== job 8267 ==
==> flow/design.v (excerpt) <==
module abcd_output
(
	input clk,						 
	input rstn,
	input rx_pin_in,
	output ch_a_output, ch_b_output, ch_c_output, ch_d_output
);
	wire [7:0] rx_data_out;			 
	wire rx_valid;					 
	wire [15:0] delay_set_a;		 
	wire [15:0] delay_set_b;
	wire [15:0] delay_set_c;
	wire [15:0] delay_set_d;		
	wire [15:0] duty_cycle;			 
	wire [15:0] sub_clk_feq;
	wire [15:0] sub_clk_scl;
	rx_module_demo u1				 
	(
		.CLK(clk),
		.RSTn(rstn),
		.RX_Pin_In(rx_pin_in),		 
		.RX_Data_Out(rx_data_out),	 
		.RX_Valid_Out(rx_valid)
	);
	data_pro u2						 
	(
		.clk(clk),
		.rstn(rstn),
		.data_in(rx_data_out),		 
		.data_valid(rx_valid),
		.delay_set_a(delay_set_a),	 
		.delay_set_b(delay_set_b),
		.delay_set_c(delay_set_c),
		.delay_set_d(delay_set_d),
		.duty_cycle(duty_cycle),	 
		.sub_clk_feq(sub_clk_feq),	 
		.sub_clk_scl(sub_clk_scl)	 
	);
	ch_output_module u_a
	(
		.clk(clk),
		.sub_clk_feq(sub_clk_feq),
		.sub_clk_scl(sub_clk_scl),
		.rstn(rstn),
		.delay_set(delay_set_a),
		.duty_cycle(duty_cycle),
		.ch_output(ch_a_output)
	);
	ch_output_module u_b
	(
		.clk(clk),
		.sub_clk_feq(sub_clk_feq),
		.sub_clk_scl(sub_clk_scl),
		.rstn(rstn),
		.delay_set(delay_set_b),
		.duty_cycle(duty_cycle),
		.ch_output(ch_b_output)
	);
	ch_output_module u_c
	(
		.clk(clk),
		.sub_clk_feq(sub_clk_feq),
		.sub_clk_scl(sub_clk_scl),
		.rstn(rstn),
		.delay_set(delay_set_c),
		.duty_cycle(duty_cycle),
		.ch_output(ch_c_output)
	);
	ch_output_module u_d
	(
		.clk(clk),
		.sub_clk_feq(sub_clk_feq),
		.sub_clk_scl(sub_clk_scl),
		.rstn(rstn),
  ...
Size: about 10000 cells after synthesis, roughly 74000 um^2 of cells after synthesis.
export LEC_CHECK = 0
export CAP_MARGIN = 20
export CORE_MARGIN = 2
export CORE_UTILIZATION = 19
export SLEW_MARGIN = 20
create_clock -name core_clock -period 151.0 [get_ports {clk}]
run.sh (not shown) runs the stock make flow with config.mk's settings and CLKGATE_MAP_FILE=.
The final layout from job 8267, which completed every stage, passed the timing, design-rule and antenna checks at the end of the flow.
What job 4554 does differently from job 8267 at the input level:
-- flow/config.mk --
<<< job 8267, line 9
export CORE_MARGIN = 2
export CORE_UTILIZATION = 19
export SLEW_MARGIN = 20
>>> job 4554, line 9
export CORE_MARGIN = 2
export CORE_UTILIZATION = 40
export SLEW_MARGIN = 20
==> flow/constraint.sdc <==
create_clock -name core_clock -period 104.0 [get_ports {clk}]
set_input_delay 20.8000 -clock core_clock [delete_from_list [all_inputs] [get_ports {clk}]]
set_output_delay 20.8000 -clock core_clock [all_outputs]
set_load 0.01 [all_outputs]
Notes after the runs:
- Against job 8267, job 4554 reports a global-route wire length before repair that is higher.
- Setup slack in job 4554 is smaller than in job 8267.
- From job 8267 to job 4554 the numbers moved as follows: number of detailed-route iterations in the first pass held, global routing usage on met2 higher, worst clock skew on the final layout +0.031 ns, buffer and inverter count on the worst path climbed 5.
- Compared with job 8267, total via count after detailed routing in job 4554 increased by a few percent.
#### Input delta (job 8072 over job 4554)
-- flow/config.mk --
<<< job 4554, line 9
export CORE_MARGIN = 2
export CORE_UTILIZATION = 40
export SLEW_MARGIN = 20
>>> job 8072, line 9
export CORE_MARGIN = 2
export CORE_UTILIZATION = 44
export SLEW_MARGIN = 20
==> results <==
Worst setup timing slack at the placement stage in job 8072 is 0.46 ns lower than in job 4554. Of job 8072 and job 4554, the run reporting the higher clock network latency to the later pin of the worst-skew pair was job 4554. Maximum number of pins on one net before global-route repair of job 8072 exceeds that of job 4554 by more than 100%. When the final numbers for job 8072 and job 4554 were put side by side, the final period demand of the worst path turned out to be greater in job 8072. The run showing the greater filler-free cell count of the finished design is job 4554. | total number of cells along the worst setup path | higher: job 8072 |.
The following lists how job 5888 was set up differently from job 8072:
-- flow/config.mk --
<<< job 8072, line 7
export LEC_CHECK = 0
export CAP_MARGIN = 20
export CORE_MARGIN = 2
export CORE_UTILIZATION = 44
export SLEW_MARGIN = 20
>>> job 5888, line 7
export LEC_CHECK = 0
export ABC_AREA = 1
export CAP_MARGIN = 20
export CORE_MARGIN = 2
export CORE_UTILIZATION = 70
export CTS_CLUSTER_DIAMETER = 205
export CTS_CLUSTER_SIZE = 43
export SLEW_MARGIN = 20
==> flow/constraint.sdc <==
create_clock -name core_clock -period 57.6 [get_ports {clk}]
set_input_delay 11.5200 -clock core_clock [delete_from_list [all_inputs] [get_ports {clk}]]
set_output_delay 11.5200 -clock core_clock [all_outputs]
set_load 0.01 [all_outputs]
Notes after the runs:
- Stage in which a tool error killed job 5888: global routing.
- Number of cells after detailed placement went up by more than 10% going from job 8072 to job 5888.
- From job 8072 to job 5888 the numbers moved as follows: post-synthesis net count higher, synthesized cell count higher, Yosys chip area higher, die span in x lower, overall chip area lower.
- Count of cells resized by post-cts repair, job 5888 and job 8072: larger value in job 5888
- Of job 5888 and job 8072, the higher share of the synthesized netlist area taken by xor and xnor gates belongs to job 8072.
Input changes introduced in job 1103 (baseline for comparison: job 5888):
-- flow/config.mk --
<<< job 5888, line 10
export CORE_MARGIN = 2
export CORE_UTILIZATION = 70
export CTS_CLUSTER_DIAMETER = 205
export CTS_CLUSTER_SIZE = 43
export SLEW_MARGIN = 20
>>> job 1103, line 10
export CORE_MARGIN = 2
export CORE_UTILIZATION = 68
export SETUP_SLACK_MARGIN = -1.13
export SLEW_MARGIN = 20
==> flow/constraint.sdc <==
create_clock -name core_clock -period 68.1 [get_ports {clk}]
set_input_delay 13.6200 -clock core_clock [delete_from_list [all_inputs] [get_ports {clk}]]
set_output_delay 13.6200 -clock core_clock [all_outputs]
set_load 0.01 [all_outputs]
### Flow results
- Job 1103 was carried through to the last stage, and its layout satisfied the timing, design-rule and antenna checks.
- Job 1103 against job 5888: cell area after placement fell by about 7%; synthesized cell count stayed essentially flat; initial standard-cell utilization of the core fell by 1.5 points; area of the placeable core rose by 2.2%.
- The cell area after synthesis was comparable across job 1103 and job 5888.
- Die size: job 1103 exceeds job 5888
Setup changes, job 1103 to job 5439
-- flow/config.mk --
<<< job 1103, line 7
export LEC_CHECK = 0
export ABC_AREA = 1
export CAP_MARGIN = 20
export CORE_MARGIN = 2
export CORE_UTILIZATION = 68
export SETUP_SLACK_MARGIN = -1.13
export SLEW_MARGIN = 20
>>> job 5439, line 7
export LEC_CHECK = 0
export CAP_MARGIN = 20
export CORE_MARGIN = 2
export CORE_UTILIZATION = 71
export CTS_CLUSTER_SIZE = 36
export SLEW_MARGIN = 20
==> flow/constraint.sdc <==
create_clock -name core_clock -period 104.0 [get_ports {clk}]
set_input_delay 20.8000 -clock core_clock [delete_from_list [all_inputs] [get_ports {clk}]]
set_output_delay 20.8000 -clock core_clock [all_outputs]
set_load 0.01 [all_outputs]
Findings:
- Having completed the whole flow, job 5439 delivered a layout that passed the timing, design-rule and antenna checks.
- Against job 1103 as the reference, job 5439 delivers a lower number of gates on the worst path with buffers counted.
- Job 5439 vs. job 1103: die area went down by 6.9%, worst-path maximum fanout went up 48%.
- Total length of routed met3 wires: job 5439 and job 1103 compared, lower one is job 1103
- Cell area after placement sits lower in job 5439 than in job 1103.
- For the total global-route track usage, job 5439 came in 3.3 points higher than job 1103 did.
- A highest-delay cell along the critical path of or4_4 is what job 5439 shows, while dfstp_2 belongs to job 1103.
- Count of maximum capacitance violations delta (job 5439 -> job 1103): insignificant
- Comparing the two runs side by side, job 5439 comes out behind job 1103 on first-iteration detailed-routing DRC count.
- | post-route cell area | job 5439 vs job 1103 | better |
- Relative to job 1103, clock latency on the worst-skew pair has increased by 0.07 ns in job 5439.
- Compared to job 1103, job 5439 shows a wider setup margin.
